**config.mk**
```make
export PLATFORM = sky130hd
export DESIGN_NAME = processing_fsm
export DESIGN_NICKNAME = processing_fsm
export VERILOG_FILES = /design/flow/design.v
export SDC_FILE = /design/flow/constraint.sdc
export NUM_CORES = 4
export LEC_CHECK = 0
export CAP_MARGIN = 25
export CORE_ASPECT_RATIO = 0.86
export CORE_MARGIN = 2
export CORE_UTILIZATION = 72
export CTS_CLUSTER_DIAMETER = 29
export CTS_CLUSTER_SIZE = 25
export GPL_TIMING_DRIVEN = 1
export MAX_ROUTING_LAYER = met5
export MIN_ROUTING_LAYER = met1
export PLACE_DENSITY_LB_ADDON = 0.14
export SETUP_SLACK_MARGIN = 0.77
export SLEW_MARGIN = 20
export TNS_END_PERCENT = 70
```
**constraint.sdc**
```tcl
create_clock -name core_clock -period 4.8 [get_ports {clock}]
set_input_delay 0.9600 -clock core_clock [delete_from_list [all_inputs] [get_ports {clock}]]
set_output_delay 0.9600 -clock core_clock [all_outputs]
set_load 0.01 [all_outputs]
```
**design.v**
```verilog
module processing_fsm(clock, reset, start_signal, size, done, 
                            buf_0_write_en, buf_1_write_en, error_buf_write_en,
                            buf_0_w_data, buf_1_w_data, error_mem_w_data,
                            buf_0_r_data, buf_1_r_data, error_mem_r_data,
                            buf_0_addr, buf_1_addr, error_mem_addr, buf_sel);
    input clock;
    input reset;
    input start_signal;
    input size;
    output reg done;
    output reg buf_0_write_en;
    output reg buf_1_write_en;
    output error_buf_write_en; 
    output reg [7:0] buf_0_w_data;
    output reg [7:0] buf_1_w_data;
    output [15:0] error_mem_w_data; 
    input  [7:0] buf_0_r_data;
    input  [7:0] buf_1_r_data;
    input  [15:0] error_mem_r_data; 
    output reg [15:0] buf_0_addr;
    output reg [15:0] buf_1_addr;
    output reg [15:0] error_mem_addr; 
    output reg buf_sel;
    assign error_buf_write_en = 1'b0;
    assign error_mem_w_data = 16'b0;
    parameter PIXEL_OFFSET = 1'b1, LINE_OFFSET = 9'd256, LINE_MAX = 8'd239, PIXELS_PER_LINE = 9'd256;
    parameter MAX_ADDRESS = 18'd61439;
    parameter
        WAIT              = 5'b00000,
        LOAD_MID_ERR      = 5'b00001,
        LOAD_BTM_ERR      = 5'b00010,
        CHECK_PACKET_ERR  = 5'b00011,
        NW_PIXEL          = 5'b00100,
        NORTH_PIXEL       = 5'b00101,
        NE_PIXEL          = 5'b00110,
        WEST_PIXEL        = 5'b00111,
        EAST_PIXEL        = 5'b01000,
        SW_PIXEL          = 5'b01001,
        SOUTH_PIXEL       = 5'b01010,
        SE_PIXEL          = 5'b01011,
        MEM_WAIT_1        = 5'b01100,
        MEM_WAIT_2        = 5'b01101,
        MEM_WAIT_3        = 5'b01110,
        SUM               = 5'b01111,
        WRITE_RESULT      = 5'b10000,
        DONE              = 5'b10001;
    reg [7:0] nw_pixel;
    reg [7:0] n_pixel;
    reg [7:0] ne_pixel;
    reg [7:0] w_pixel;
    reg [7:0] e_pixel;
    reg [7:0] sw_pixel;
    reg [7:0] s_pixel;
    reg [7:0] se_pixel;
    reg init;
    reg [15:0] pixel_address;
    reg [10:0] sum; 
    reg [15:0] err_buf_top;
    reg [15:0] err_buf_mid;
    reg [15:0] err_buf_btm;
    reg [1:0] channel_count;
    reg [5:0] pixel_count;
    reg [3:0] packet_count;
    reg [7:0] line_count;
    wire [5:0] pixel_max;
    wire [3:0] packet_max;
    reg at_top;
    reg at_bottom;
    reg at_left;
    reg at_right;
    reg error_line_offset_w;
    reg error_line_offset_e;
    reg [4:0] state;
    reg from_buf_ne;
    reg from_buf_n;
    reg from_buf_nw;
    reg from_buf_w;
    reg from_buf_e;
    reg from_buf_sw;
    reg from_buf_s;
    reg from_buf_se;
    wire [4:0] packet_w = {1'b0, packet_count} - error_line_offset_w;
    wire [4:0] packet_e = {1'b0, packet_count} + error_line_offset_e;
    wire top_err_w = packet_w[4] ? 1'b0 : err_buf_top[4'd15 - packet_w[3:0]];
    wire btm_err_w = packet_w[4] ? 1'b0 : err_buf_btm[4'd15 - packet_w[3:0]];
    wire btm_err_e = packet_e[4] ? 1'b0 : err_buf_btm[4'd15 - packet_e[3:0]];
    assign pixel_max =  (size == 2'b10) ? 63 :
                        (size == 2'b01) ? 31 :
                                          15 ;
    assign packet_max = (size == 2'b10) ? 3 :
                        (size == 2'b01) ? 7 :
                                         15 ;
    always @(posedge clock, negedge reset) begin
        if(!reset) begin
            at_top <= 0;
            at_bottom <= 0;
            at_left <= 0;
            at_right <= 0;
        end
        else begin
            case(state)
                CHECK_PACKET_ERR: begin
                    if (line_count == 0) begin
                        at_top <= 1'b1;
                        at_bottom <= 1'b0;
                    end
                    else if (line_count == 239) begin
                        at_top <= 1'b0;
                        at_bottom <= 1'b1;
                    end
                    else begin 
                        at_top <= 1'b0;
                        at_bottom <= 1'b0;
                    end
                    if (pixel_count == 0 && packet_count == 0) begin
                        at_left <= 1'b1; 
                        at_right <= 1'b0;
                    end 
                    else if (pixel_count == pixel_max && packet_count == packet_max) begin
                        at_left <= 1'b0; 
                        at_right <= 1'b1;
                    end
                    else begin
                        at_left <= 1'b0; 
                        at_right <= 1'b0;
                    end
                end
                default: begin
                    at_top <= at_top;
                    at_bottom <= at_bottom;
                    at_left <= at_left;
                    at_right <= at_right;
                end
            endcase
        end 
    end
    always @(posedge clock, negedge reset) begin
        if(!reset) begin
            error_line_offset_w <= 1'b0;
            error_line_offset_e <= 1'b0;
        end
        else begin
            case(state)
                CHECK_PACKET_ERR: begin
                    if (err_buf_mid[15-packet_count] == 1) begin
                        if (pixel_count == 0) begin
                            error_line_offset_w <= 1'b1;
                            error_line_offset_e <= 1'b0;
                        end
                        else if (pixel_count == pixel_max) begin
                            error_line_offset_e <= 1'b1;
                            error_line_offset_w <= 1'b0;
                        end
                        else begin
                            error_line_offset_w <= 1'b0;
                            error_line_offset_e <= 1'b0;
                        end
                    end
                    else begin
                        error_line_offset_w <= 1'b0;
                        error_line_offset_e <= 1'b0;
                    end
                end
                default: begin
                    error_line_offset_w <= error_line_offset_w;
                    error_line_offset_e <= error_line_offset_e;
                end
            endcase
        end
    end
    always @(posedge clock, negedge reset) begin
        if(!reset) begin
            pixel_address <= 0;
        end
        else begin
            case(state)
                WAIT: begin
                    pixel_address <= 0;
                end
                CHECK_PACKET_ERR: begin
                    pixel_address <= line_count * PIXELS_PER_LINE + 
                                     packet_count * (pixel_max + 1) + 
                                     pixel_count;
                end
                default: begin
                    pixel_address <= pixel_address;
                end
            endcase
        end 
    end
    always @(posedge clock, negedge reset) begin
        if(!reset) begin
            nw_pixel <= 0;
            n_pixel <= 0;
            ne_pixel <= 0;
            w_pixel <= 0;
            e_pixel <= 0;
            sw_pixel <= 0;
            s_pixel <= 0;
            se_pixel <= 0;
        end
        else begin
            case(state)
                WEST_PIXEL: begin
                    if (from_buf_nw) begin
                        nw_pixel <= buf_1_r_data;
                    end
                    else begin
                        nw_pixel <= buf_0_r_data;
                    end
                end
                EAST_PIXEL: begin
                    if (from_buf_n) begin
                        n_pixel <= buf_1_r_data;
                    end
                    else begin
                        n_pixel <= buf_0_r_data;
                    end
                end
                SW_PIXEL: begin
                    if (from_buf_ne) begin
                        ne_pixel <= buf_1_r_data;
                    end
                    else begin
                        ne_pixel <= buf_0_r_data;
                    end
                end
                SOUTH_PIXEL: begin
                    if (from_buf_w) begin
                        w_pixel <= buf_1_r_data;
                    end
                    else begin
                        w_pixel <= buf_0_r_data;
                    end
                end
                SE_PIXEL: begin
                    if (from_buf_e) begin
                        e_pixel <= buf_1_r_data;
                    end
                    else begin
                        e_pixel <= buf_0_r_data;
                    end
                end
                MEM_WAIT_1: begin
                    if (from_buf_sw) begin
                        sw_pixel <= buf_1_r_data;
                    end
                    else begin
                        sw_pixel <= buf_0_r_data;
                    end
                end
                MEM_WAIT_2: begin
                    if (from_buf_s) begin
                        s_pixel <= buf_1_r_data;
                    end
                    else begin
                        s_pixel <= buf_0_r_data;
                    end
                end
                MEM_WAIT_3: begin
                    if (from_buf_se) begin
                        se_pixel <= buf_1_r_data;
                    end
                    else begin
                        se_pixel <= buf_0_r_data;
                    end
                end
                default: begin
                    nw_pixel <= nw_pixel;
                    n_pixel <= n_pixel;
                    ne_pixel <= ne_pixel;
                    w_pixel <= w_pixel;
                    e_pixel <= e_pixel;
                    sw_pixel <= sw_pixel;
                    s_pixel <= s_pixel;
                    se_pixel <= se_pixel;
                end
            endcase
        end
    end
    always @(posedge clock, negedge reset) begin
        if(!reset) begin
            sum <= 0;
        end
        else begin
            case(state)
                SUM: begin
                    if (at_top && at_left) begin
                        sum <= (e_pixel + e_pixel + se_pixel + se_pixel + s_pixel + s_pixel + e_pixel + s_pixel) >> 3;
                    end
                    else if (at_top && at_right) begin
                        sum <= (w_pixel + w_pixel + sw_pixel + sw_pixel + s_pixel + s_pixel + w_pixel + s_pixel) >> 3;
                    end
                    else if (at_top) begin
                        sum <= (w_pixel + w_pixel + sw_pixel + s_pixel + s_pixel + se_pixel + e_pixel + e_pixel) >> 3;
                    end
                    else if (at_bottom && at_left) begin
                        sum <= (n_pixel + n_pixel + ne_pixel + ne_pixel + e_pixel + e_pixel + n_pixel + e_pixel) >> 3;
                    end
                    else if (at_bottom && at_right) begin
                        sum <= (w_pixel + w_pixel + nw_pixel + nw_pixel + n_pixel + n_pixel + w_pixel + n_pixel) >> 3;
                    end
                    else if (at_left) begin
                        sum <= (n_pixel + n_pixel + ne_pixel + e_pixel + e_pixel + se_pixel + s_pixel + s_pixel) >> 3;
                    end
                    else if (at_right) begin
                        sum <= (n_pixel + n_pixel + nw_pixel + w_pixel + w_pixel + sw_pixel + s_pixel + s_pixel) >> 3;
                    end
                    else if (at_bottom) begin
                        sum <= (w_pixel + nw_pixel + n_pixel + ne_pixel + e_pixel + w_pixel + n_pixel + e_pixel) >> 3; 
                    end
                    else begin
                        sum <= (nw_pixel + n_pixel + ne_pixel + w_pixel + e_pixel + sw_pixel + s_pixel + se_pixel) >> 3; 
                    end
                end
                default: begin
                    sum <= sum;
                end
            endcase
        end
    end
    always @(posedge clock, negedge reset) begin
        if(!reset) begin
            line_count <= 0;
            packet_count <= 0;
            pixel_count <= 0;
        end
        else begin
            case(state)
                WAIT: begin
                    pixel_count <= 0;
                    packet_count <= 0;
                    line_count <= 0;
                end
                CHECK_PACKET_ERR: begin
                    if(err_buf_mid[15-packet_count] == 1) begin
                        pixel_count <= pixel_count;
                        packet_count <= packet_count;
                        line_count <= line_count;
                    end
                    else begin
                        if (packet_count == packet_max) begin
                            if (line_count == LINE_MAX) begin
                                pixel_count <= 0;
                                packet_count <= 0;
                                line_count <= 0;
                            end
                            else begin
                                pixel_count <= 0;
                                packet_count <= 0;
                                line_count <= line_count + 1;
                            end
                        end
                        else begin
                            pixel_count <= 0;
                            packet_count <= packet_count + 1;
                            line_count <= line_count;
                        end
                    end
                end
                WRITE_RESULT: begin
                        if (pixel_count == pixel_max) begin
                            pixel_count <= 0;
                            if (packet_count == packet_max) begin
                                packet_count <= 0;
                                if(line_count == LINE_MAX) begin
                                    line_count <= 0;
                                end
                                else begin
                                    line_count <= line_count + 1;
                                end
                            end
                            else begin
                                packet_count <= packet_count + 1;
                                line_count <= line_count;
                            end
                        end
                        else begin
                            pixel_count <= pixel_count + 1;
                            packet_count <= packet_count;
                            line_count <= line_count;
                        end
                    end
                DONE: begin
                    line_count <= 0;
                    packet_count <= 0;
                    pixel_count <= 0;
                end
                default: begin
                    line_count <= line_count;
                    packet_count <= packet_count;
                    pixel_count <= pixel_count;
                end
            endcase
        end
    end
    always @(posedge clock, negedge reset)
    begin
        if(!reset) begin
            buf_0_w_data <= 0;
            buf_0_write_en <= 0;
            buf_1_w_data <= 0;
            buf_1_write_en <= 0;
        end
        else begin
            case(state)
                WRITE_RESULT: begin
                    if (buf_sel) begin
                        buf_1_w_data <= sum;
                        buf_1_write_en <= 1;
                    end
                    else begin
                        buf_0_w_data <= sum;
                        buf_0_write_en <= 1;
                    end
                end
                default: begin
                    buf_0_w_data <= buf_0_w_data;
                    buf_0_write_en <= 0;
                    buf_1_w_data <= buf_1_w_data;
                    buf_1_write_en <= 0;
                end
            endcase
        end
    end
    always @(posedge clock, negedge reset) begin
        if(!reset) begin
            buf_sel <= 0;
            done <= 0;
        end
        else begin
            case(state)
                DONE: begin
                    buf_sel <= ~buf_sel;
                    done <= 1;
                end
                default: begin
                    buf_sel <= buf_sel;
                    done <= 0;
                end
            endcase
        end
    end
    always @(posedge clock, negedge reset) begin
        if(!reset) begin
            buf_0_addr <= 16'b0;
            buf_1_addr <= 16'b0;
            from_buf_nw <= 1'b0;
            from_buf_n <= 1'b0;
            from_buf_ne <= 1'b0;
            from_buf_w <= 1'b0;
            from_buf_e <= 1'b0;
            from_buf_sw <= 1'b0;
            from_buf_s <= 1'b0;
            from_buf_se <= 1'b0;
        end
        else begin
            case(state)
                NW_PIXEL: begin
                    if (buf_sel == 0) begin
                        if (top_err_w) begin
                            buf_0_addr <= buf_0_addr;
                            buf_1_addr <= pixel_address - PIXEL_OFFSET - LINE_OFFSET;
                            from_buf_nw <= 1'b1;
                        end 
                        else begin
                            buf_0_addr <= pixel_address - PIXEL_OFFSET - LINE_OFFSET;
                            buf_1_addr <= buf_1_addr;
                            from_buf_nw <= 1'b0;
                        end
                    end
                    else begin
                        if (top_err_w) begin
                            buf_0_addr <= pixel_address - PIXEL_OFFSET - LINE_OFFSET;
                            buf_1_addr <= buf_1_addr;
                            from_buf_nw <= 1'b0;
                        end 
                        else begin
                            buf_1_addr <= pixel_address - PIXEL_OFFSET - LINE_OFFSET;
                            buf_0_addr <= buf_0_addr;
                            from_buf_nw <= 1'b1;
                        end
                    end
                end
                NORTH_PIXEL: begin
                    if (buf_sel == 0) begin
                        if (err_buf_top[15-packet_count]) begin
                            buf_1_addr <= pixel_address - LINE_OFFSET;
                            buf_0_addr <= buf_0_addr;
                            from_buf_n <= 1'b1;
                        end 
                        else begin
                            buf_0_addr <= pixel_address - LINE_OFFSET;
                            buf_1_addr <= buf_1_addr;
                            from_buf_n <= 1'b0;
                        end
                    end
                    else begin
                        if (err_buf_top[15-packet_count]) begin
                            buf_0_addr <= pixel_address - LINE_OFFSET;
                            buf_1_addr <= buf_1_addr;
                            from_buf_n <= 1'b0;
                        end 
                        else begin
                            buf_1_addr <= pixel_address - LINE_OFFSET;
                            buf_0_addr <= buf_0_addr;
                            from_buf_n <= 1'b1;
                        end
                    end
                end
                NE_PIXEL: begin
                    if (buf_sel == 0) begin
                        if (top_err_w) begin
                            buf_1_addr <= pixel_address + PIXEL_OFFSET - LINE_OFFSET;
                            buf_0_addr <= buf_0_addr;
                            from_buf_ne <= 1'b1;
                        end 
                        else begin
                            buf_0_addr <= pixel_address + PIXEL_OFFSET - LINE_OFFSET;
                            buf_1_addr <= buf_1_addr;
                            from_buf_ne <= 1'b0;
                        end
                    end
                    else begin
                        if (top_err_w) begin
                            buf_0_addr <= pixel_address + PIXEL_OFFSET - LINE_OFFSET;
                            buf_1_addr <= buf_1_addr;
                            from_buf_ne <= 1'b0;
                        end 
                        else begin
                            buf_1_addr <= pixel_address + PIXEL_OFFSET - LINE_OFFSET;
                            buf_0_addr <= buf_0_addr;
                            from_buf_ne <= 1'b1;
                        end
                    end
                end
                WEST_PIXEL: begin
                    if (buf_sel == 0) begin
                        buf_1_addr <= pixel_address - PIXEL_OFFSET;
                        buf_0_addr <= buf_0_addr;
                        from_buf_w <= 1'b1;
                    end
                    else begin
                        buf_0_addr <= pixel_address - PIXEL_OFFSET;
                        buf_1_addr <= buf_1_addr;
                        from_buf_w <= 1'b0;
                    end
                end
                EAST_PIXEL: begin
                    if (buf_sel == 0) begin
                        buf_1_addr <= pixel_address + PIXEL_OFFSET;
                        buf_0_addr <= buf_1_addr;
                        from_buf_e <= 1'b1;
                    end
                    else begin
                        buf_0_addr <= pixel_address + PIXEL_OFFSET;
                        buf_1_addr <= buf_1_addr;
                        from_buf_e <= 1'b0;
                    end
                end
                SW_PIXEL: begin
                    if (buf_sel == 0) begin
                        if (btm_err_w) begin
                            buf_1_addr <= pixel_address - PIXEL_OFFSET + LINE_OFFSET;
                            buf_0_addr <= buf_0_addr;
                            from_buf_sw <= 1'b1;
                        end 
                        else begin
                            buf_0_addr <= pixel_address - PIXEL_OFFSET + LINE_OFFSET;
                            buf_1_addr <= buf_1_addr;
                            from_buf_sw <= 1'b0;
                        end
                    end
                    else begin
                        if (btm_err_w) begin
                            buf_0_addr <= pixel_address - PIXEL_OFFSET + LINE_OFFSET;
                            buf_1_addr <= buf_1_addr;
                            from_buf_sw <= 1'b0;
                        end 
                        else begin
                            buf_1_addr <= pixel_address - PIXEL_OFFSET + LINE_OFFSET;
                            buf_0_addr <= buf_0_addr;
                            from_buf_sw <= 1'b1;
                        end
                    end
                end
                SOUTH_PIXEL: begin
                    if (buf_sel == 0) begin
                        if (err_buf_btm[15-packet_count]) begin
                            buf_1_addr <= pixel_address + LINE_OFFSET;
                            buf_0_addr <= buf_0_addr;
                            from_buf_s <= 1'b1;
                        end 
                        else begin
                            buf_0_addr <= pixel_address + LINE_OFFSET;
                            buf_1_addr <= buf_1_addr;
                            from_buf_s <= 1'b0;
                        end
                    end
                    else begin
                        if (err_buf_btm[15-packet_count]) begin
                            buf_0_addr <= pixel_address + LINE_OFFSET;
                            buf_1_addr <= buf_1_addr;
                            from_buf_s <= 1'b0;
                        end 
                        else begin
                            buf_1_addr <= pixel_address + LINE_OFFSET;
                            buf_0_addr <= buf_0_addr;
                            from_buf_s <= 1'b1;
                        end
                    end
                end
                SE_PIXEL: begin
                    if (buf_sel == 0) begin
                        if (btm_err_e) begin
                            buf_1_addr <= pixel_address + PIXEL_OFFSET + LINE_OFFSET;
                            buf_0_addr <= buf_0_addr;
                            from_buf_se <= 1'b1;
                        end 
                        else begin
                            buf_0_addr <= pixel_address + PIXEL_OFFSET + LINE_OFFSET;
                            buf_1_addr <= buf_1_addr;
                            from_buf_se <= 1'b0;
                        end
                    end
                    else begin
                        if (btm_err_e) begin
                            buf_0_addr <= pixel_address + PIXEL_OFFSET + LINE_OFFSET;
                            buf_1_addr <= buf_1_addr;
                            from_buf_se <= 1'b0;
                        end 
                        else begin
                            buf_1_addr <= pixel_address + PIXEL_OFFSET + LINE_OFFSET;
                            buf_0_addr <= buf_0_addr;
                            from_buf_se <= 1'b1;
                        end
                    end
                end
                default: begin
                    buf_0_addr <= buf_0_addr;
                    buf_1_addr <= buf_1_addr;
                    from_buf_nw <= from_buf_nw;
                    from_buf_n <= from_buf_n;
                    from_buf_ne <= from_buf_ne;
                    from_buf_w <= from_buf_w;
                    from_buf_e <= from_buf_e;
                    from_buf_sw <= from_buf_sw;
                    from_buf_s <= from_buf_s;
                    from_buf_se <= from_buf_se;
                end
            endcase
        end
    end
    always @(posedge clock, negedge reset)
    begin
        if(!reset) begin
            init <= 1'b1;
            err_buf_top <= 16'b0;
            err_buf_mid <= 16'b0;
            err_buf_btm <= 16'b0;
            error_mem_addr <= 16'b0;
        end
        else begin
            case(state)
                WAIT: begin
                    init <= 1'b1;
                    err_buf_top <= 16'b0;
                    err_buf_mid <= error_mem_r_data;
                    err_buf_btm <= 16'b0;
                    if (start_signal) begin
                        error_mem_addr <= 16'b1;
                    end
                    else begin
                        error_mem_addr <= 16'b0;
                    end
                end
                LOAD_MID_ERR: begin
                    init <= 1'b1;
                    err_buf_top <= err_buf_top;
                    err_buf_mid <= err_buf_mid;
                    err_buf_btm <= err_buf_btm;
                    error_mem_addr <= 16'b01;
                end
                LOAD_BTM_ERR: begin
                    init <= 1'b0;
                    if (init == 1'b1) begin
                        err_buf_top <= err_buf_top;
                        err_buf_mid <= err_buf_mid;
                        err_buf_btm <= err_buf_btm;
                        error_mem_addr <= error_mem_addr;
                    end
                    else begin
                        err_buf_top <= err_buf_mid;
                        err_buf_mid <= err_buf_btm;
                        err_buf_btm <= err_buf_btm;
                        error_mem_addr <= error_mem_addr;
                    end
                end
                CHECK_PACKET_ERR: begin
                    err_buf_top <= err_buf_top;
                    err_buf_mid <= err_buf_mid;
                    err_buf_btm <= error_mem_r_data;
                    error_mem_addr <= line_count + 1'b1;
                end
                default: begin
                    err_buf_top <= err_buf_top;
                    err_buf_mid <= err_buf_mid;
                    err_buf_btm <= err_buf_btm;
                    error_mem_addr <= error_mem_addr;
                end
            endcase
        end
    end
    always @ (posedge clock, negedge reset) begin
        if(!reset) begin
            state <= WAIT;
        end
        else begin
            case(state)
                WAIT: begin
                    if(start_signal) begin
                        state <= LOAD_MID_ERR;
                    end
                    else begin
                        state <= WAIT;
                    end
                end
                LOAD_MID_ERR: begin
                    state <= LOAD_BTM_ERR;
                end
                LOAD_BTM_ERR: begin
                    state <= CHECK_PACKET_ERR;
                end
                CHECK_PACKET_ERR: begin
                    if (err_buf_mid[15-packet_count] == 1'b1) begin
                        state <= NW_PIXEL;
                    end
                    else begin
                        if (packet_count == packet_max) begin
                            if (line_count == LINE_MAX) begin
                                state <= DONE;
                            end
                            else begin
                                state <= LOAD_BTM_ERR;
                            end
                        end
                        else begin
                            state <= CHECK_PACKET_ERR;
                        end
                    end
                end
                NW_PIXEL: begin
                    state <= NORTH_PIXEL;
                end
                NORTH_PIXEL: begin
                    state <= NE_PIXEL;
                end
                NE_PIXEL: begin
                    state <= WEST_PIXEL;
                end
                WEST_PIXEL: begin
                    state <= EAST_PIXEL;
                end 
                EAST_PIXEL: begin
                    state <= SW_PIXEL;
                end
                SW_PIXEL: begin
                    state <= SOUTH_PIXEL;
                end
                SOUTH_PIXEL: begin
                    state <= SE_PIXEL;
                end
                SE_PIXEL: begin
                    state <= MEM_WAIT_1;
                end
                MEM_WAIT_1: begin
                    state <= MEM_WAIT_2;
                end
                MEM_WAIT_2: begin
                    state <= MEM_WAIT_3;
                end
                MEM_WAIT_3: begin
                    state <= SUM;
                end
                SUM: begin
                    state <= WRITE_RESULT;
                end
                WRITE_RESULT: begin
                    if (pixel_count == pixel_max) begin
                        if (packet_count == packet_max) begin
                            if(line_count == LINE_MAX) begin
                                state <= DONE;
                            end
                            else begin
                                state <= LOAD_BTM_ERR;
                            end
                        end
                        else begin
                            state <= CHECK_PACKET_ERR;
                        end
                    end
                    else begin
                        state <= CHECK_PACKET_ERR;
                    end
                end
                DONE: begin
                    state <= WAIT;
                end 
            endcase
        end
    end
endmodule
```
**run.sh**
```bash
#!/bin/bash
# the make line also repeats each setting of config.mk as NAME=value (left out here)
make -C /OpenROAD-flow-scripts/flow DESIGN_CONFIG=/design/flow/config.mk WORK_HOME=/design/flow/orfs CLKGATE_MAP_FILE= finish
```
==> results_dict.tcl, run 1 <==
# metrics dict for downstream scripts
set metrics [dict create \
    grt.overflow.total 0 \
    period_needed_ns 4.94 \
    ys.flop_type "dfrtp_1" \
    area_delta_synth_final_pct 17.2 \
    syn_area_per_cell_um2 9.79 \
    first_global_vias 19700 \
    openroad.warnings 42 \
    cts_buffer_depth 3 \
    syn_inst 2352 \
    critPathMaxStageDelay_ns 0.71 \
    simple_gate_share_pct 10.7 \
    clk_pin_slew_ns 0.06 \
    yosys_warnings 1 \
    final_max_slew_viol_count 0 \
    path_delay_family "adder cells" \
    grt_pass1_wl_um 111000 \
    hold_violations 0 \
    yosys_cells 2352 \
    die_x_um 197 \
    finish.utilization_pct 85.9 \
    cts-root-buf "clkbuf_16" \
    synthAoiAreaFrac_pct 13.3 \
    slew-limit-headroom_pct 27.0 \
    route.detailed.drc 0 \
    fin_ws_ns -0.139 \
    netlist_area_um2 23000 \
    antenna_found_initial 3 \
    maxCapViolations 0 \
    dieArea_um2 33400 \
    area_leaders "dfrtp_1 27%, fa_1 18%, ha_1 7.6%" \
    final_net_count 2863 \
    wl_per_cell_um 25.1 \
    crit_end "sum[1]$_DFFE_PN0P_" \
    instances_no_fill 2927 \
    arrival_ns 5.39 \
    synth_cell_types 86 \
    chipHeight_um 170 \
    clock_skew_ns 0.0198 \
    cts_hold_buffers 0 \
    cts_tree "done" \
    path_depth 14 \
    num_rows 60 \
    edf_count 0 \
    io_pins 121 \
    period_used_pct 103 \
    synth.most_common_cell "inv_1" \
    cp_max_fo 5 \
    startpoint "s_pixel[2]$_DFFE_PN0P_" \
    fp.coreArea_um2 31400 \
    so_faults "setup timing" \
    r2r-end "sum[1]$_DFFE_PN0P_" \
    rsz0062_at_grt "yes" \
    synth.largest_area_cell "dfrtp_1" \
    r2r_cells 14 \
    mux_area_share_pct 10.7 \
    grt_max_degree 115 \
    critPathKind "flip-flop to flip-flop" \
    path_buffers 5 \
    path_cells "inv_1 -> fa_1 -> inv_1 -> fa_1 -> inv_1 -> fa_1 -> nor2_2 -> fa_2 -> buf_4 -> buf_4 -> xor2_1 -> mux4_2 -> mux4_2 -> mux2_2" \
    place.gp.congestion 0.979 \
    max_slew.worst_pin.slew_ns 1.09 \
    ff2ff_setup_slack_ns -0.14 \
    cp-start-kind "flip-flop" \
    setup_viol 3 \
    fmax_mhz 202 \
    status "complete, but fails checks" \
    post_drt_via_cell_ratio 6.73 \
    rr_startpoint "s_pixel[2]$_DFFE_PN0P_" \
    dp_cells 2814 \
    fin_tns_setup_ns -0.376 \
    dr_total_vias 19700 \
    drt-total-wl_um 73600 \
    synth_seq_share_pct 27.0 \
    async_flop_share_pct 100 \
    ys_chip_area_um2 23000 \
    numCtsBuffers 50 \
    logic_family "adder cells" \
    synth_top_area_share_pct 26.7 \
    clock_sinks 248 \
    ys.flops 248 \
    common_cells "294 x inv_1, 246 x dfrtp_1, 207 x fa_1, 152 x nand2_1, 151 x nor2_1" \
    cpMaxStageDelayCell "dfrtp_1" \
    dpl.hpwl_um 48700 \
    fillers 1575 \
    crit_required_ns 5.25 \
    clk_latency_ns 0.58 \
    fp_util_pct 73.4 \
    drtIter0Drc 2257 \
    dr.pass1.iters 9 \
    io_buffers 96 \
    adder_share_pct 25.6 \
    antenna_left 0 \
    cts-htree-levels 2 \
    hold_class "input pin to async pin" \
    grt_usage_pct 43.5 \
    xor_area_share_pct 4.87 \
    cp-end-kind "flip-flop" \
]
repair_timing:
item / 4_1_cts / 5_1_grt
pin swaps: 51 / 32
resized: 59 / 51
setup endpoints to repair: 19 / 32
buffers inserted: 11 / 7
cloned: 0 / 0
layer usage:
layer | wire length, um | vias up | GRT usage (%)
li1 | - | 8267 | -
met1 | 25800 | 9672 | 53.8
met2 | 33900 | 1400 | 68.7
met3 | 8610 | 366 | 11.8
met4 | 5190 | 4 | 26.8
met5 | 32 | - | 0
cell type report:
type / count / area [um^2] / share of cell area [%]
Antenna cell: 2 / 5.00 / 0.0186
Clock buffer: 59 / 1360 / 5.03
Clock inverter: 34 / 324 / 1.20
Inverter: 296 / 1110 / 4.12
Multi-Input combinational cell: 1681 / 15600 / 57.9
Sequential cell: 248 / 6230 / 23.1
Tap cell: 403 / 504 / 1.87
Timing Repair Buffer: 204 / 1810 / 6.71
through the flow:
step / setup slack (ns) / area (um^2) / hold WS (ns)
floorplan: 0.145 / 23200 / 0.352
global placement: 0.0898 / 24600 / 0.465
detailed placement: -0.0596 / 24600 / 0.479
CTS: 0.0555 / 26700 / 0.498
global route: -0.212 / 27000 / 0.516
finish: -0.139 / 27000 / 0.457
==> run 2, diff against run 1 <==
CAP_MARGIN = 20   (was 25)
CORE_ASPECT_RATIO = default   (was 0.86)
CTS_CLUSTER_DIAMETER = 42   (was 29)
CTS_CLUSTER_SIZE = default   (was 25)
PLACE_DENSITY_LB_ADDON = 0.19   (was 0.14)
SETUP_SLACK_MARGIN = 0.65   (was 0.77)
TNS_END_PERCENT = 5   (was 70)
clock period = 4.56 ns   (was 4.8 ns; I/O delays follow)
==> run 2 against run 1 <==
Effect of this change: the layout still fails its checks (setup timing); synthesized cell count stayed put; via count down 1.3%; maximum frequency down 1.7%; cell count decreased by 0.14%; wire length down 4.3%; highest routed layer is now met4.
==> results_dict.tcl, run 2 <==
# metrics dict for downstream scripts
set metrics [dict create \
    xor_area_share_pct 4.87 \
    startpoint "e_pixel[4]$_DFFE_PN0P_" \
    fp_util_pct 73.0 \
    maxCapViolations 0 \
    clk_pin_slew_ns 0.06 \
    crit_end "sum[4]$_DFFE_PN0P_" \
    dieArea_um2 33400 \
    numCtsBuffers 39 \
    clock_sinks 248 \
    route.detailed.drc 0 \
    grt_max_degree 104 \
    area_leaders "dfrtp_1 27%, fa_1 18%, ha_1 7.6%" \
    period_used_pct 110 \
    ys_chip_area_um2 23000 \
    antenna_left 0 \
    dr.pass1.iters 8 \
    ys.flop_type "dfrtp_1" \
    fp.coreArea_um2 31600 \
    openroad.warnings 41 \
    die_x_um 183 \
    so_faults "setup timing" \
    cp_max_fo 4 \
    synth_seq_share_pct 27.0 \
    yosys_warnings 1 \
    grt.overflow.total 0 \
    synth.largest_area_cell "dfrtp_1" \
    cts-htree-levels 2 \
    dp_cells 2851 \
    critPathKind "flip-flop to flip-flop" \
    adder_share_pct 25.6 \
    max_slew.worst_pin.slew_ns 1.02 \
    finish.utilization_pct 84.2 \
    ys.flops 248 \
    path_cells "inv_1 -> fa_1 -> inv_1 -> fa_1 -> fa_1 -> inv_1 -> fa_1 -> inv_1 -> ha_4 -> nand2_4 -> o31ai_4 -> buf_6 -> a31oi_4 -> xnor2_1 -> mux4_2 -> nor2_2 -> a211oi_2 -> a211oi_2" \
    place.gp.congestion 0.941 \
    critPathMaxStageDelay_ns 0.57 \
    status "complete, but fails checks" \
    dpl.hpwl_um 48900 \
    synth.most_common_cell "inv_1" \
    area_delta_synth_final_pct 15.4 \
    simple_gate_share_pct 10.7 \
    synthAoiAreaFrac_pct 13.3 \
    grt_pass1_wl_um 109000 \
    cts_buffer_depth 3 \
    fin_ws_ns -0.465 \
    final_max_slew_viol_count 0 \
    chipHeight_um 183 \
    path_delay_family "adder cells" \
    fillers 1713 \
    edf_count 0 \
    rsz0062_at_grt "yes" \
    r2r_cells 18 \
    syn_area_per_cell_um2 9.79 \
    drt-total-wl_um 70400 \
    cts_tree "done" \
    synth_top_area_share_pct 26.7 \
    path_buffers 5 \
    cp-start-kind "flip-flop" \
    path_depth 18 \
    arrival_ns 5.47 \
    final_net_count 2873 \
    crit_required_ns 5.01 \
    cts-root-buf "clkbuf_16" \
    dr_total_vias 19500 \
    first_global_vias 19900 \
    netlist_area_um2 23000 \
    antenna_cells 0 \
    wl_per_cell_um 24.1 \
    mux_area_share_pct 10.7 \
    io_pins 121 \
    r2r-end "sum[4]$_DFFE_PN0P_" \
    async_flop_share_pct 100 \
    drtIter0Drc 2103 \
    ff2ff_setup_slack_ns -0.46 \
    yosys_cells 2352 \
    post_drt_via_cell_ratio 6.65 \
    syn_inst 2352 \
    setup_viol 7 \
    grt_usage_pct 42.6 \
    hold_class "input pin to async pin" \
    period_needed_ns 5.02 \
    antenna_found_initial 1 \
    fmax_mhz 199 \
    instances_no_fill 2923 \
    rr_startpoint "e_pixel[4]$_DFFE_PN0P_" \
    hold_violations 0 \
    clock_skew_ns 0.0156 \
    num_rows 65 \
    clk_latency_ns 0.53 \
    holdWs_ns 0.427 \
    common_cells "294 x inv_1, 246 x dfrtp_1, 207 x fa_1, 152 x nand2_1, 151 x nor2_1" \
    io_buffers 96 \
    synth_cell_types 86 \
    logic_family "adder cells" \
    slew-limit-headroom_pct 32.0 \
    cpMaxStageDelayCell "fa_1" \
    cp-end-kind "flip-flop" \
]
run 2: repair_timing:
item,CTS,global route
endpoints found under the setup margin,35,35
setup buffers,0,1
gates resized,17,29
pin swaps,8,12
hold buffers,0,0
run 2: per-layer routing:
layer	global-route usage, %	share of wire [%]	up-vias
li1	-	-	8282
met1	50.2	35	9609
met2	69.9	47	1186
met3	9.93	9.5	373
met4	29.2	8.5	0
met5	0	0	-
run 2: through the flow:
step	setup slack [ns]	instance area, um^2	TNS, ns
after floorplan	-0.0951	23200	-0.0951
after global placement	-0.120	24900	-0.193
after detailed placement	-0.218	24900	-0.708
after CTS	-0.271	26400	-0.814
after global routing	-0.569	26600	-2.90
final	-0.465	26600	-2.14
run 2: final cells by class:
type,count,area [um^2],area share (%)
multi-input cells,1681,15300,57.6
flip-flops and latches,248,6230,23.5
repair buffers,225,1950,7.36
inverters,296,1110,4.18
clock buffers,46,1060,4.00
well taps,402,503,1.89
clock inverters,25,395,1.49
==> run 3, diff against run 2 <==
CORE_UTILIZATION = 19   (was 72)
CTS_CLUSTER_DIAMETER = default   (was 42)
GPL_TIMING_DRIVEN = default   (was 1)
MAX_ROUTING_LAYER = default   (was met5)
MIN_ROUTING_LAYER = default   (was met1)
PLACE_DENSITY_LB_ADDON = default   (was 0.19)
SETUP_SLACK_MARGIN = default   (was 0.65)
TNS_END_PERCENT = default   (was 5)
clock period = 8.31 ns   (was 4.56 ns; I/O delays follow)
==> run 3 against run 2 <==
Effect of this change: now clean on timing, DRC and antenna; synthesized cell count is the same; cell area rose by 0.55%; clock-buffer cell count shrank 5; non-clock buffer count decreased by 114; wire length decreased by 4.1%; clock skew is 0.0093 ns higher; global-route usage decreased by 32 points; largest cell class unchanged.
==> results_dict.tcl, run 3 <==
# metrics dict for downstream scripts
set metrics [dict create \
    clock_sinks 248 \
    final_max_slew_viol_count 0 \
    startpoint "w_pixel[3]$_DFFE_PN0P_" \
    die_x_um 352 \
    drtIter0Drc 1214 \
    min_to "buf_1_write_en$_DFFE_PN0N_" \
    r2r-end "sum[3]$_DFFE_PN0P_" \
    netlist_area_um2 23000 \
    synthAoiAreaFrac_pct 13.3 \
    wl_met3_um 3090 \
    cp-end-kind "flip-flop" \
    yosys_warnings 1 \
    mux_area_share_pct 10.7 \
    dieArea_um2 124000 \
    final_net_count 2754 \
    ys_chip_area_um2 23000 \
    clock_skew_ns 0.0249 \
    ys.flops 248 \
    dpl.hpwl_um 53000 \
    cts_setup_buffers 0 \
    fillers 13100 \
    wl_met1_um 28700 \
    finish.utilization_pct 22.2 \
    antenna_cells 0 \
    area_delta_synth_final_pct 16.0 \
    area_leaders "dfrtp_1 27%, fa_1 18%, ha_1 7.6%" \
    cp_common_cell "fa_1" \
    grt.overflow.total 0 \
    synth_seq_share_pct 27.0 \
    yosys_cells 2352 \
    place.gp.congestion 0.883 \
    route.detailed.drc 0 \
    adder_share_pct 25.6 \
    mi_logic_area_um2 15100 \
    max_slew.worst_pin.slew_ns 1.11 \
    wl_per_cell_um 16.9 \
    cts-htree-levels 2 \
    rr_startpoint "w_pixel[3]$_DFFE_PN0P_" \
    ff_latch_area_um2 6210 \
    antenna_left 0 \
    common_cells "294 x inv_1, 246 x dfrtp_1, 207 x fa_1, 152 x nand2_1, 151 x nor2_1" \
    fmax_mhz 184 \
    crit_required_ns 8.76 \
    io_buffers 96 \
    grt_max_degree 143 \
    post_drt_via_cell_ratio 4.28 \
    synth.most_common_cell "inv_1" \
    ff2ff_setup_slack_ns 2.86 \
    clk_pin_slew_ns 0.06 \
    simple_gate_share_pct 10.7 \
    r2r_cells 15 \
    grt_usage_pct 10.8 \
    numCtsBuffers 34 \
    arrival_ns 5.90 \
    grt_pass1_wl_um 106000 \
    hold_class "flip-flop to flip-flop" \
    synth.largest_area_cell "dfrtp_1" \
    dr_wl_met2_um 34100 \
    period_needed_ns 5.45 \
    cts-root-buf "clkbuf_16" \
    io_pins 121 \
    setup_viol 0 \
    status "finished clean" \
    dr_total_vias 17100 \
    path_cells "inv_1 -> fa_1 -> inv_1 -> fa_1 -> fa_1 -> inv_1 -> fa_1 -> inv_1 -> fa_1 -> a21o_1 -> a21oi_1 -> xnor2_1 -> mux4_2 -> mux4_2 -> mux2_2" \
    dpl_cell_area_um2 25500 \
    edf_count 0 \
    rsz0062_at_grt "no" \
    slew-limit-headroom_pct 25.6 \
    synth_top_area_share_pct 26.7 \
    path_buffers 4 \
    chipHeight_um 352 \
    critPathMaxStageDelay_ns 0.65 \
    critPathKind "flip-flop to flip-flop" \
    cp_max_fo 8 \
    syn_inst 2352 \
    min_from "buf_1_write_en$_DFFE_PN0N_" \
    cts_resized 0 \
    xor_area_share_pct 4.87 \
    cp-start-kind "flip-flop" \
    hold_violations 0 \
    fp.coreArea_um2 120000 \
    path_depth 15 \
    num_rows 127 \
    logic_family "adder cells" \
    dr.pass1.iters 5 \
    fin_tns_setup_ns 0 \
    top_layer "met5" \
    drt-total-wl_um 67500 \
    synth_cell_types 86 \
    cpMaxStageDelayCell "dfrtp_1" \
    ys.flop_type "dfrtp_1" \
    crit_end "sum[3]$_DFFE_PN0P_" \
    clk_latency_ns 0.56 \
    cts_tree "done" \
    first_global_vias 17100 \
    hold_depth 1 \
    maxCapViolations 0 \
    async_flop_share_pct 100 \
    syn_area_per_cell_um2 9.79 \
    cts_hold_buffers 0 \
    finalInstanceArea_um2 26700 \
    openroad.warnings 40 \
    fp_util_pct 19.2 \
    period_used_pct 65.6 \
    cts_buffer_depth 3 \
    antenna_found_initial 6 \
    path_delay_family "adder cells" \
]
## run 3: through the flow
stage	hold WS (ns)	setup slack (ns)	instances
2_1_floorplan	0.352	3.27	2377
3_3_place_gp	0.464	2.92	3948
3_5_place_dp	0.467	2.88	3948
4_1_cts	0.480	2.88	4004
5_1_grt	0.510	2.68	4004
6_report	0.477	2.86	4004
## run 3: metal layers
metal | GRT usage, % | up-vias
met5 | 0 | -
met4 | 2.64 | 2
met2 | 19.0 | 366
li1 | - | 8035
met3 | 1.79 | 91
met1 | 13.8 | 8647
## run 3: area by class of cell
| type | instances | area share, % |
|---|---|---|
| sequential | 248 | 23.3 |
| clock inverter | 15 | 0.895 |
| inverter | 296 | 4.16 |
| multi-input combinational | 1681 | 56.6 |
| timing repair buffer | 111 | 4.09 |
| clock buffer | 41 | 3.47 |
| tap | 1612 | 7.55 |
==> run 4, diff against run 3 <==
CORE_MARGIN = 3   (was 2)
CORE_UTILIZATION = 62   (was 19)
GPL_TIMING_DRIVEN = 1   (was default)
MAX_ROUTING_LAYER = met5   (was default)
MIN_ROUTING_LAYER = met1   (was default)
PLACE_DENSITY_LB_ADDON = 0.19   (was default)
SETUP_SLACK_MARGIN = 0.09   (was default)
TNS_END_PERCENT = 10   (was default)
clock period = 6.49 ns   (was 8.31 ns; I/O delays follow)
==> run 4 against run 3 <==
Effect of this change: setup slack got worse by 1.8 ns; synthesized cell count unchanged; clock skew fell by 0.0079 ns.
==> results_dict.tcl, run 4 <==
# metrics dict for downstream scripts
set metrics [dict create \
    path_delay_family "adder cells" \
    route.detailed.drc 0 \
    cts_tree "done" \
    startpoint "w_pixel[2]$_DFFE_PN0P_" \
    yosys_warnings 1 \
    crit_required_ns 6.96 \
    cts_setup_buffers 0 \
    grt_util_met3_pct 4.51 \
    status "finished clean" \
    maxCapViolations 0 \
    synth_top_area_share_pct 26.7 \
    period_used_pct 83.4 \
    openroad.warnings 40 \
    path_buffers 3 \
    cts_buffer_depth 3 \
    die_x_um 199 \
    cp_max_fo 8 \
    chipHeight_um 199 \
    arrival_ns 5.88 \
    hold_class "flip-flop to flip-flop" \
    cts_hold_buffers 0 \
    cp_common_cell "fa_1" \
    logic_family "adder cells" \
    ys.flop_type "dfrtp_1" \
    clock_skew_ns 0.0171 \
    antenna_left 0 \
    clk_latency_ns 0.57 \
    final_max_slew_viol_count 0 \
    netlist_area_um2 23000 \
    area_delta_synth_final_pct 8.82 \
    first_global_vias 18300 \
    path_depth 15 \
    max_slew.worst_pin.slew_ns 1.02 \
    ys_chip_area_um2 23000 \
    slew-limit-headroom_pct 32.3 \
    critPathMaxStageDelay_ns 0.65 \
    path_cells "inv_1 -> fa_1 -> inv_1 -> fa_1 -> fa_1 -> inv_1 -> fa_1 -> nor2_1 -> fa_1 -> a21o_1 -> a21oi_1 -> xnor2_1 -> mux4_2 -> mux4_2 -> mux2_2" \
    cp-start-kind "flip-flop" \
    synth.most_common_cell "inv_1" \
    drtIter0Drc 1322 \
    place.gp.congestion 0.984 \
    xor_area_share_pct 4.87 \
    simple_gate_share_pct 10.7 \
    antenna_cells 0 \
    fmax_mhz 185 \
    r2r_cells 15 \
    area_leaders "dfrtp_1 27%, fa_1 18%, ha_1 7.6%" \
    cts-root-buf "clkbuf_16" \
    rsz0062_at_grt "no" \
    ff2ff_setup_slack_ns 1.08 \
    drt-total-wl_um 63100 \
    synth_seq_share_pct 27.0 \
    setup_viol 0 \
    dr_total_vias 17800 \
    async_flop_share_pct 100 \
    cts-htree-levels 1 \
    yosys_cells 2352 \
    clk_pin_slew_ns 0.07 \
    fp_util_pct 63.8 \
    synth.largest_area_cell "dfrtp_1" \
    period_needed_ns 5.41 \
    post_drt_via_cell_ratio 6.25 \
    mux_area_share_pct 10.7 \
    ys.flops 248 \
    mi_logic_area_um2 15100 \
    ff_latch_area_um2 6210 \
    cp-end-kind "flip-flop" \
    grt_max_degree 143 \
    min_to "buf_0_addr[10]$_DFFE_PN0P_" \
    dr.pass1.iters 7 \
    fin_tns_setup_ns 0 \
    wl_per_cell_um 22.1 \
    antenna_found_initial 0 \
    grt_usage_pct 32.5 \
    cpMaxStageDelayCell "dfrtp_1" \
    common_cells "294 x inv_1, 246 x dfrtp_1, 207 x fa_1, 152 x nand2_1, 151 x nor2_1" \
    syn_area_per_cell_um2 9.79 \
    grt_use_met2_pct 54.8 \
    synthAoiAreaFrac_pct 13.3 \
    io_pins 121 \
    adder_share_pct 25.6 \
    edf_count 0 \
    critPathKind "flip-flop to flip-flop" \
    fp.coreArea_um2 36100 \
    num_rows 69 \
    rr_startpoint "w_pixel[2]$_DFFE_PN0P_" \
    synth_cell_types 86 \
    syn_inst 2352 \
    grt.overflow.total 0 \
    grt_pass1_wl_um 101000 \
    dieArea_um2 39500 \
    grt-busiest-layer "met2" \
    fillers 2851 \
    r2r-end "sum[3]$_DFFE_PN0P_" \
    dpl.hpwl_um 48900 \
    numCtsBuffers 28 \
    final_net_count 2749 \
    crit_end "sum[3]$_DFFE_PN0P_" \
    use_met1_pct 42.3 \
    hold_violations 0 \
    io_buffers 96 \
    hold_depth 1 \
    min_from "buf_0_addr[10]$_DFFE_PN0P_" \
    cts_resized 0 \
    clock_sinks 248 \
]
run 4: final cells by class:
cell class              count  share of cell area (%)
multi-input cells        1681                    60.3
flip-flops and latches    248                    24.8
inverters                 296                    4.44
repair buffers            112                    4.39
clock buffers              37                    3.22
well taps                 461                    2.30
clock inverters            15                   0.569
run 4: per-layer routing:
metal	wire length, um	vias up	part of all wire [%]
li1	-	8033	-
met1	25100	8916	40
met2	31000	676	49
met3	3680	176	5.8
met4	3330	0	5.3
met5	0	-	0
run 4: through the flow:
step | setup slack [ns] | cell area (um^2) | hold slack (ns) | std cells | util [%]
6_report | 1.08 | 25100 | 0.496 | 2850 | 69.4
4_1_cts | 1.10 | 25000 | 0.498 | 2850 | 69.4
3_3_place_gp | 1.17 | 24100 | 0.464 | 2798 | 66.8
5_1_grt | 0.825 | 25100 | 0.514 | 2850 | 69.4
3_5_place_dp | 1.10 | 24100 | 0.484 | 2798 | 66.8
2_1_floorplan | 1.45 | 23100 | 0.352 | 2377 | -
==> run 5, diff against run 4 <==
CORE_MARGIN = 2   (was 3)
CORE_UTILIZATION = 40   (was 62)
GPL_TIMING_DRIVEN = default   (was 1)
MAX_ROUTING_LAYER = default   (was met5)
MIN_ROUTING_LAYER = default   (was met1)
PLACE_DENSITY_LB_ADDON = default   (was 0.19)
SETUP_SLACK_MARGIN = default   (was 0.09)
TNS_END_PERCENT = default   (was 10)
clock period = 3.06 ns   (was 6.49 ns; I/O delays follow)
==> run 5 against run 4 <==
Effect of this change: the layout now fails its checks (setup timing); sequential share of layout area down 3.9 points; synthesized cell count unchanged; clock skew up 0.017 ns; critical path type unchanged; largest cell class unchanged.
==> results_dict.tcl, run 5 <==
# metrics dict for downstream scripts
set metrics [dict create \
    common_cells "294 x inv_1, 246 x dfrtp_1, 207 x fa_1, 152 x nand2_1, 151 x nor2_1" \
    first_global_vias 20400 \
    clk_latency_ns 0.61 \
    rsz0062_at_grt "yes" \
    cp_max_fo 2 \
    startpoint "sw_pixel[3]$_DFFE_PN0P_" \
    grt_usage_pct 24.2 \
    rr_startpoint "sw_pixel[3]$_DFFE_PN0P_" \
    dpl.hpwl_um 56100 \
    arrival_ns 5.20 \
    fin_ws_ns -1.65 \
    adder_share_pct 25.6 \
    numCtsBuffers 31 \
    fp.coreArea_um2 56600 \
    so_faults "setup timing" \
    synth_cell_types 86 \
    clock_skew_ns 0.0337 \
    xor_area_share_pct 4.87 \
    critPathMaxStageDelay_ns 0.55 \
    min_from "buf_1_write_en$_DFFE_PN0N_" \
    antenna_cells 0 \
    area_delta_synth_final_pct 29.9 \
    max_slew.worst_pin.slew_ns 0.942 \
    cp-end-kind "flip-flop" \
    cpMaxStageDelayCell "fa_1" \
    io_pins 121 \
    openroad.warnings 39 \
    critPathKind "flip-flop to flip-flop" \
    mux_area_share_pct 10.7 \
    fp_util_pct 40.7 \
    ff2ff_setup_slack_ns -1.65 \
    antenna_found_initial 0 \
    dr.pass1.iters 5 \
    hold_class "flip-flop to flip-flop" \
    ys_chip_area_um2 23000 \
    hold_depth 1 \
    edf_count 0 \
    period_needed_ns 4.71 \
    logic_family "adder cells" \
    cts_buffer_depth 3 \
    clock_sinks 248 \
    chipHeight_um 244 \
    drtIter0Drc 974 \
    wl_per_cell_um 20.0 \
    status "complete, but fails checks" \
    period_used_pct 154 \
    path_depth 16 \
    synth_top_area_share_pct 26.7 \
    simple_gate_share_pct 10.7 \
    cp_common_cell "fa_1" \
    grt.overflow.total 0 \
    cts_tree "done" \
    async_flop_share_pct 100 \
    route.detailed.drc 0 \
    fmax_mhz 212 \
    synth.largest_area_cell "dfrtp_1" \
    finalInstanceArea_um2 29900 \
    synthAoiAreaFrac_pct 13.3 \
    final_net_count 3181 \
    ys.flops 248 \
    syn_area_per_cell_um2 9.79 \
    min_to "buf_1_write_en$_DFFE_PN0N_" \
    yosys_cells 2352 \
    crit_required_ns 3.55 \
    syn_inst 2352 \
    grt_max_degree 88 \
    final_max_slew_viol_count 0 \
    synth.most_common_cell "inv_1" \
    path_cells "inv_2 -> fa_1 -> inv_2 -> fa_1 -> fa_1 -> inv_1 -> fa_1 -> inv_2 -> fa_2 -> buf_4 -> buf_6 -> buf_6 -> xor2_2 -> mux4_2 -> mux4_2 -> mux2_4" \
    crit_end "sum[1]$_DFFE_PN0P_" \
    cp-start-kind "flip-flop" \
    path_buffers 7 \
    antenna_left 0 \
    synth_seq_share_pct 27.0 \
    place.gp.congestion 0.942 \
    hold_violations 0 \
    grt_pass1_wl_um 113000 \
    cts-htree-levels 1 \
    post_drt_via_cell_ratio 5.33 \
    area_leaders "dfrtp_1 27%, fa_1 18%, ha_1 7.6%" \
    io_buffers 96 \
    r2r_cells 16 \
    yosys_warnings 1 \
    die_x_um 244 \
    cts-root-buf "clkbuf_16" \
    post-place-ws_ns -1.69 \
    num_rows 87 \
    r2r-end "sum[1]$_DFFE_PN0P_" \
    clk_pin_slew_ns 0.06 \
    ys.flop_type "dfrtp_1" \
    dieArea_um2 59500 \
    dr_total_vias 19100 \
    dpl_cell_area_um2 27800 \
    maxCapViolations 0 \
    setup_viol 40 \
    slew-limit-headroom_pct 36.7 \
    path_delay_family "adder cells" \
    netlist_area_um2 23000 \
    drt-total-wl_um 71500 \
    holdWs_ns 0.485 \
]
## run 5: area by class of cell
cell class / instances / area [um^2]
clock buffer: 42 / 867
clock inverter: 15 / 195
fill: 5166 / 26700
inverter: 296 / 1120
multi-input combinational: 1681 / 15900
sequential: 248 / 6240
tap: 756 / 946
timing repair buffer: 541 / 4590
## run 5: per-stage QoR
| step | instances | util [%] | setup TNS, ns |
|---|---|---|---|
| after global placement | 3491 | 49.1 | -24.09 |
| after CTS | 3568 | 52.1 | -17.17 |
| final | 3579 | 52.8 | -17.31 |
| after global routing | 3579 | 52.8 | -22.79 |
| after detailed placement | 3491 | 49.1 | -26.48 |
| after floorplan | 2377 | - | -13.24 |
## run 5: layer usage
layer | global-route usage [%] | vias up | wire [um]
met4 | 9.38 | 0 | 3090
met5 | 0 | - | 0
met3 | 2.16 | 136 | 2530
li1 | - | 8893 | -
met1 | 30.0 | 9618 | 29500
met2 | 43.5 | 418 | 36400
## run 5: timing repair
action,CTS,global route
hold buffers,1,0
setup endpoints to repair,48,53
gates cloned,2,0
buffers inserted,21,14
hold endpoints to repair,39,0
resized,97,78
pin swaps,51,49
==> run 6, diff against run 5 <==
SETUP_SLACK_MARGIN = -0.39   (was default)
clock period = 5.51 ns   (was 3.06 ns; I/O delays follow)
==> run 6 against run 5 <==
Effect of this change: now clean on timing, DRC and antenna; via count decreased by 8.0%; first-iteration DRC count rose by 14%; setup slack gained 1.9 ns; clock skew fell by 0.0025 ns; non-clock buffer count down 398; critical path type unchanged.
==> results_dict.tcl, run 6 <==
# metrics dict for downstream scripts
set metrics [dict create \
    final_max_slew_viol_count 0 \
    cts-htree-levels 1 \
    hold_violations 0 \
    ys_chip_area_um2 23000 \
    clk_pin_slew_ns 0.06 \
    wl_per_cell_um 20.6 \
    cp_max_fo 5 \
    area_leaders "dfrtp_1 27%, fa_1 18%, ha_1 7.6%" \
    io_buffers 96 \
    dieArea_um2 59500 \
    hold_class "input pin to async pin" \
    common_cells "294 x inv_1, 246 x dfrtp_1, 207 x fa_1, 152 x nand2_1, 151 x nor2_1" \
    route.detailed.drc 0 \
    rr_startpoint "ne_pixel[2]$_DFFE_PN0P_" \
    cpMaxStageDelayCell "fa_1" \
    max_slew.worst_pin.slew_ns 1.16 \
    synth.most_common_cell "inv_1" \
    crit_end "sum[3]$_DFFE_PN0P_" \
    cp-end-kind "flip-flop" \
    holdWs_ns 0.469 \
    syn_area_per_cell_um2 9.79 \
    openroad.warnings 36 \
    simple_gate_share_pct 10.7 \
    num_rows 87 \
    r2r_cells 15 \
    grt_pass1_wl_um 103000 \
    syn_inst 2352 \
    synth_cell_types 86 \
    cts_resized 0 \
    synth.largest_area_cell "dfrtp_1" \
    crit_required_ns 6.00 \
    path_delay_family "adder cells" \
    antenna_cells 0 \
    grt_usage_pct 22.1 \
    synth_seq_share_pct 27.0 \
    yosys_cells 2352 \
    period_used_pct 95.3 \
    dpl.hpwl_um 51600 \
    cts_buffer_depth 3 \
    grt.overflow.total 0 \
    arrival_ns 5.74 \
    post_drt_via_cell_ratio 5.51 \
    area_delta_synth_final_pct 12.3 \
    cts_hold_buffers 0 \
    cts_tree "done" \
    cts_setup_buffers 0 \
    yosys_warnings 1 \
    fp.coreArea_um2 56600 \
    critPathKind "flip-flop to flip-flop" \
    path_depth 15 \
    r2r-end "sum[3]$_DFFE_PN0P_" \
    maxCapViolations 0 \
    fmax_mhz 190 \
    die_x_um 244 \
    ys.flops 248 \
    edf_count 0 \
    cp-start-kind "flip-flop" \
    dr_total_vias 17500 \
    dr.pass1.iters 5 \
    startpoint "ne_pixel[2]$_DFFE_PN0P_" \
    netlist_area_um2 23000 \
    cts-root-buf "clkbuf_16" \
    clock_skew_ns 0.0311 \
    final_net_count 2783 \
    first_global_vias 17900 \
    numCtsBuffers 31 \
    path_buffers 3 \
    fin_tns_setup_ns 0 \
    logic_family "adder cells" \
    antenna_left 0 \
    clk_latency_ns 0.61 \
    rsz0062_at_grt "no" \
    path_cells "inv_1 -> fa_1 -> inv_1 -> fa_1 -> fa_1 -> inv_1 -> fa_1 -> nor2_1 -> fa_1 -> a21o_1 -> a21oi_1 -> xnor2_1 -> mux4_2 -> mux4_2 -> mux2_2" \
    slew-limit-headroom_pct 22.7 \
    setup_viol 0 \
    mux_area_share_pct 10.7 \
    antenna_found_initial 0 \
    io_pins 121 \
    async_flop_share_pct 100 \
    xor_area_share_pct 4.87 \
    critPathMaxStageDelay_ns 0.58 \
    drt-total-wl_um 65400 \
    clock_sinks 248 \
    synthAoiAreaFrac_pct 13.3 \
    fp_util_pct 40.7 \
    grt_max_degree 85 \
    adder_share_pct 25.6 \
    status "finished clean" \
    period_needed_ns 5.25 \
    ff2ff_setup_slack_ns 0.26 \
    cp_common_cell "fa_1" \
    synth_top_area_share_pct 26.7 \
    ys.flop_type "dfrtp_1" \
    place.gp.congestion 0.911 \
    chipHeight_um 244 \
    drtIter0Drc 1115 \
]
run 6: through the flow:
step	cells	util, %	instance area (um^2)	setup slack (ns)
after detailed placement	3124	43.6	24700	0.290
after global routing	3181	45.7	25800	0.0238
after floorplan	2377	-	23100	0.473
after global placement	3124	43.6	24700	0.369
final	3181	45.7	25800	0.258
after CTS	3181	45.6	25800	0.273
run 6: cell type report:
cell class	count	area, um^2
clock buffers	41	853
flip-flops and latches	248	6210
well taps	756	946
multi-input cells	1681	15100
inverters	296	1110
repair buffers	143	1320
clock inverters	16	293
fillers	5438	30800
run 6: routing by layer:
layer | part of all wire [%] | GRT usage (%)
met1 | 42 | 28.6
met2 | 51 | 39.3
met4 | 2.5 | 5.92
met5 | 0 | 0
met3 | 4.2 | 2.29
==> run 7, diff against run 6 <==
CAP_MARGIN = 40   (was 20)
CELL_PAD_IN_SITES_DETAIL_PLACEMENT = 1   (was default)
CORE_UTILIZATION = 23   (was 40)
SETUP_SLACK_MARGIN = default   (was -0.39)
clock period = 7.0 ns   (was 5.51 ns; I/O delays follow)
==> run 7 against run 6 <==
Effect of this change: critical path depth stayed put; non-clock buffer count is 18 lower; sequential cell count did not move; first-iteration DRC count shrank 4.9%; synthesized cell count did not move; worst hold slack improved by 0.013 ns; sequential share of layout area decreased by 0.58 points; critical path type unchanged; largest cell class unchanged.
==> results_dict.tcl, run 7 <==
# metrics dict for downstream scripts
set metrics [dict create \
    area_leaders "dfrtp_1 27%, fa_1 18%, ha_1 7.6%" \
    status "finished clean" \
    dr.pass1.iters 5 \
    fin_tns_setup_ns 0 \
    synth_cell_types 86 \
    r2r-end "sum[3]$_DFFE_PN0P_" \
    hold_depth 1 \
    io_buffers 96 \
    grt_usage_pct 14.1 \
    clk_latency_ns 0.58 \
    antenna_cells 0 \
    drt-total-wl_um 72100 \
    path_cells "inv_1 -> fa_1 -> fa_1 -> fa_1 -> inv_1 -> ha_1 -> a21oi_1 -> nor2_1 -> fa_1 -> a21o_1 -> a21oi_1 -> xnor2_1 -> mux4_2 -> mux4_2 -> mux2_2" \
    common_cells "294 x inv_1, 246 x dfrtp_1, 207 x fa_1, 152 x nand2_1, 151 x nor2_1" \
    post_drt_via_cell_ratio 4.77 \
    startpoint "w_pixel[1]$_DFFE_PN0P_" \
    min_from "buf_1_write_en$_DFFE_PN0N_" \
    fp_util_pct 23.1 \
    dieArea_um2 103000 \
    ys.flop_type "dfrtp_1" \
    first_global_vias 19000 \
    path_delay_family "adder cells" \
    area_delta_synth_final_pct 15.1 \
    synth.most_common_cell "inv_1" \
    hold_violations 0 \
    setup_viol 0 \
    syn_inst 2352 \
    xor_area_share_pct 4.87 \
    openroad.warnings 38 \
    cts_resized 0 \
    mux_area_share_pct 10.7 \
    synth.largest_area_cell "dfrtp_1" \
    route.detailed.drc 0 \
    hold_class "flip-flop to flip-flop" \
    maxCapViolations 0 \
    max_slew.worst_pin.slew_ns 0.837 \
    finish.utilization_pct 26.6 \
    cp_max_fo 9 \
    numCtsBuffers 36 \
    fillers 11400 \
    rsz0062_at_grt "no" \
    crit_required_ns 7.46 \
    period_needed_ns 5.57 \
    wl_per_cell_um 19.4 \
    yosys_warnings 1 \
    cts_setup_buffers 0 \
    grt_pass1_wl_um 113000 \
    cts_buffer_depth 3 \
    edf_count 0 \
    min_to "buf_1_write_en$_DFFE_PN0N_" \
    arrival_ns 6.03 \
    adder_share_pct 25.6 \
    async_flop_share_pct 100 \
    drtIter0Drc 1060 \
    rr_startpoint "w_pixel[1]$_DFFE_PN0P_" \
    critPathKind "flip-flop to flip-flop" \
    synth_seq_share_pct 27.0 \
    cp-end-kind "flip-flop" \
    die_x_um 320 \
    fmax_mhz 179 \
    final_net_count 2770 \
    holdWs_ns 0.482 \
    num_rows 116 \
    clk_pin_slew_ns 0.07 \
    yosys_cells 2352 \
    syn_area_per_cell_um2 9.79 \
    place.gp.congestion 0.882 \
    cts_tree "done" \
    cp_common_cell "fa_1" \
    synth_top_area_share_pct 26.7 \
    grt.overflow.total 0 \
    chipHeight_um 320 \
    ys_chip_area_um2 23000 \
    path_buffers 2 \
    r2r_cells 15 \
    ff2ff_setup_slack_ns 1.43 \
    cts-htree-levels 2 \
    io_pins 121 \
    ys.flops 248 \
    slew-limit-headroom_pct 43.7 \
    period_used_pct 79.6 \
    cts-root-buf "clkbuf_16" \
    synthAoiAreaFrac_pct 13.3 \
    critPathMaxStageDelay_ns 0.70 \
    logic_family "adder cells" \
    cpMaxStageDelayCell "dfrtp_1" \
    path_depth 15 \
    simple_gate_share_pct 10.7 \
    dr_total_vias 17700 \
    crit_end "sum[3]$_DFFE_PN0P_" \
    cts_hold_buffers 0 \
    clock_sinks 248 \
    grt_max_degree 105 \
    dpl.hpwl_um 56600 \
    clock_skew_ns 0.0451 \
    final_max_slew_viol_count 0 \
    antenna_left 0 \
    fp.coreArea_um2 99700 \
    cp-start-kind "flip-flop" \
    antenna_found_initial 1 \
    netlist_area_um2 23000 \
]
run 7: stage by stage:
stage / setup slack [ns] / cells / instance area [um^2]
2_1_floorplan: 1.96 / 2377 / 23100
3_3_place_gp: 1.62 / 3640 / 25200
3_5_place_dp: 1.44 / 3644 / 25200
4_1_cts: 1.45 / 3708 / 26500
5_1_grt: 1.23 / 3712 / 26500
6_report: 1.43 / 3712 / 26500
run 7: routing by layer:
| layer | track usage, % | share of wire [%] | vias to the layer above |
|---|---|---|---|
| li1 | - | - | 8048 |
| met1 | 17.8 | 42 | 9158 |
| met2 | 24.7 | 50 | 395 |
| met3 | 2.00 | 4.1 | 112 |
| met4 | 4.65 | 3.3 | 0 |
| met5 | 0 | 0 | - |
run 7: final cells by class:
class	instances	area (um^2)	area share, %
clock inverter	18	258	0.973
multi-input combinational	1681	15100	57.0
inverter	296	1110	4.19
tap	1298	1620	6.13
sequential	248	6210	23.4
clock buffer	46	978	3.69
timing repair buffer	125	1220	4.59
